// top
module top (
    input clk,                   
    input mode,                  
    input song,                  
    input plus,                  
    input minus,                 
    input rst,                   
    input set,                   
    input refer,                 
    input player1,               
    input player2,               
    output reg [8:0] rope,       
    output reg [1:0] sel,        
    output reg [1:0] ledr,       
    output reg [1:0] ledg,       
    output reg [1:0] ledb,       
    output reg [3:0] ledop,      
    output reg [7:0] segdata1,   
    output reg [7:0] segdata0,   
    output reg [7:0] seg,        
    output reg [7:0] sel8,       
    output reg ledplayer1,       
    output reg ledplayer2,       
    output reg buzzer,           
    output reg round_indicator_1, 
    output reg round_indicator_2 
);
wire playsong;                   
wire song_pulse;                 
wire mode_pulse;                 
wire plus_pulse;                 
wire minus_pulse;                
wire set_pulse;                  
wire refer_pulse;                
wire player1_pulse;              
wire player2_pulse;              
  ...
Size in the first run: ~68 I/O pins, ~47000 µm² of cells after synthesis.
clock: 5.84 ns
lec_check: 0
cap_margin: 20
core_margin: 2
core_utilization: 68
cts_cluster_size: 29
place_density: 0.6
slew_margin: 20
run.sh (not shown) runs the stock make flow with config.mk's settings and CLKGATE_MAP_FILE=.
The first run completed with no timing, DRC or antenna violations.
Edit:
--- a/flow/config.mk
+++ b/flow/config.mk
@@ -8,6 +8,5 @@
 export CAP_MARGIN = 20
 export CORE_MARGIN = 2
-export CORE_UTILIZATION = 68
-export CTS_CLUSTER_SIZE = 29
-export PLACE_DENSITY = 0.6
+export CORE_UTILIZATION = 70
+export CTS_CLUSTER_SIZE = 35
 export SLEW_MARGIN = 20
==> flow/constraint.sdc (replaced) <==
create_clock -name core_clock -period 6.49 [get_ports {clk}]
set_input_delay 1.2980 -clock core_clock [delete_from_list [all_inputs] [get_ports {clk}]]
set_output_delay 1.2980 -clock core_clock [all_outputs]
set_load 0.01 [all_outputs]
Via count hardly moves.
Setup slack improved by 140 ps.
Routed wire length went down slightly.
Final cell count went down slightly.
Edit:
--- a/flow/config.mk
+++ b/flow/config.mk
@@ -9,4 +9,6 @@
 export CORE_MARGIN = 2
 export CORE_UTILIZATION = 70
-export CTS_CLUSTER_SIZE = 35
+export CTS_CLUSTER_DIAMETER = 357
+export HOLD_SLACK_MARGIN = -0.04
+export PLACE_DENSITY = 0.6
 export SLEW_MARGIN = 20
==> flow/constraint.sdc (replaced) <==
create_clock -name core_clock -period 4.33 [get_ports {clk}]
set_input_delay 0.8660 -clock core_clock [delete_from_list [all_inputs] [get_ports {clk}]]
set_output_delay 0.8660 -clock core_clock [all_outputs]
set_load 0.01 [all_outputs]
The changed run completed, yet does not pass: negative setup slack.
Synthesized area does not change.
Via count increases by 3.2%.
Critical path depth increases by 4.
First-iteration DRC count rose by 9.9%.
Hold slack loses 51 ps.
Core utilization grows by 3.0 points.
Wire length goes up by 6.2%.
Fmax rises by 17%.
Total power increases by 53%.
Edit:
--- a/flow/config.mk
+++ b/flow/config.mk
@@ -8,7 +8,7 @@
 export CAP_MARGIN = 20
 export CORE_MARGIN = 2
-export CORE_UTILIZATION = 70
+export CORE_UTILIZATION = 72
 export CTS_CLUSTER_DIAMETER = 357
-export HOLD_SLACK_MARGIN = -0.04
+export CTS_CLUSTER_SIZE = 29
 export PLACE_DENSITY = 0.6
 export SLEW_MARGIN = 20
==> flow/constraint.sdc (replaced) <==
create_clock -name core_clock -period 4.38 [get_ports {clk}]
set_input_delay 0.8760 -clock core_clock [delete_from_list [all_inputs] [get_ports {clk}]]
set_output_delay 0.8760 -clock core_clock [all_outputs]
set_load 0.01 [all_outputs]
The changed run finished with negative setup slack left.
Total power decreases by 16%.
Register-to-register slack is better by 50 ps.
Via count decreases by 2.3%.
Die size decreases by 2.7%.
Non-clock buffer count decreases by 9.
Area after synthesis does not change.
Routed wire length decreases by 5.9%.
Worst hold slack is worse by 90 ps.
Count of clock-buffer cells in the layout decreases by 59.

========
top again, from the RTL that the note above started with.
clock: 6.83 ns
lec_check: 0
abc_area: 1
cap_margin: 35
cell_pad_in_sites_detail_placement: 1
core_aspect_ratio: 0.52
core_margin: 4
core_utilization: 16
cts_cluster_size: 24
gpl_routability_driven: 1
gpl_timing_driven: 1
max_routing_layer: met4
slew_margin: 0
tns_end_percent: 55
Then changed:
CAP_MARGIN = 10   (was 35)
CORE_ASPECT_RATIO = 0.75   (was 0.52)
GPL_TIMING_DRIVEN = 0   (was 1)
MAX_ROUTING_LAYER = met5   (was met4)
TNS_END_PERCENT = 90   (was 55)
The changed run completed with no timing, DRC or antenna violations. Clock power is higher by about 2%. Cell count barely changes. Synthesized area stays the same.
Then changed:
ABC_AREA = default   (was 1)
CAP_MARGIN = 20   (was 10)
CELL_PAD_IN_SITES_DETAIL_PLACEMENT = default   (was 1)
CORE_ASPECT_RATIO = default   (was 0.75)
CORE_MARGIN = 2   (was 4)
CORE_UTILIZATION = 72   (was 16)
CTS_CLUSTER_SIZE = 41   (was 24)
GPL_ROUTABILITY_DRIVEN = default   (was 1)
GPL_TIMING_DRIVEN = default   (was 0)
MAX_ROUTING_LAYER = default   (was met5)
PLACE_DENSITY_LB_ADDON = 0.0   (was default)
SETUP_SLACK_MARGIN = 1.5   (was default)
SLEW_MARGIN = 20   (was 0)
TNS_END_PERCENT = default   (was 90)
After rerunning:
- synthesized area goes down by 1.3%
- global-route usage goes up by 23 points
- critical path depth goes down by 13
Power is estimated from default activity; no workload was simulated.
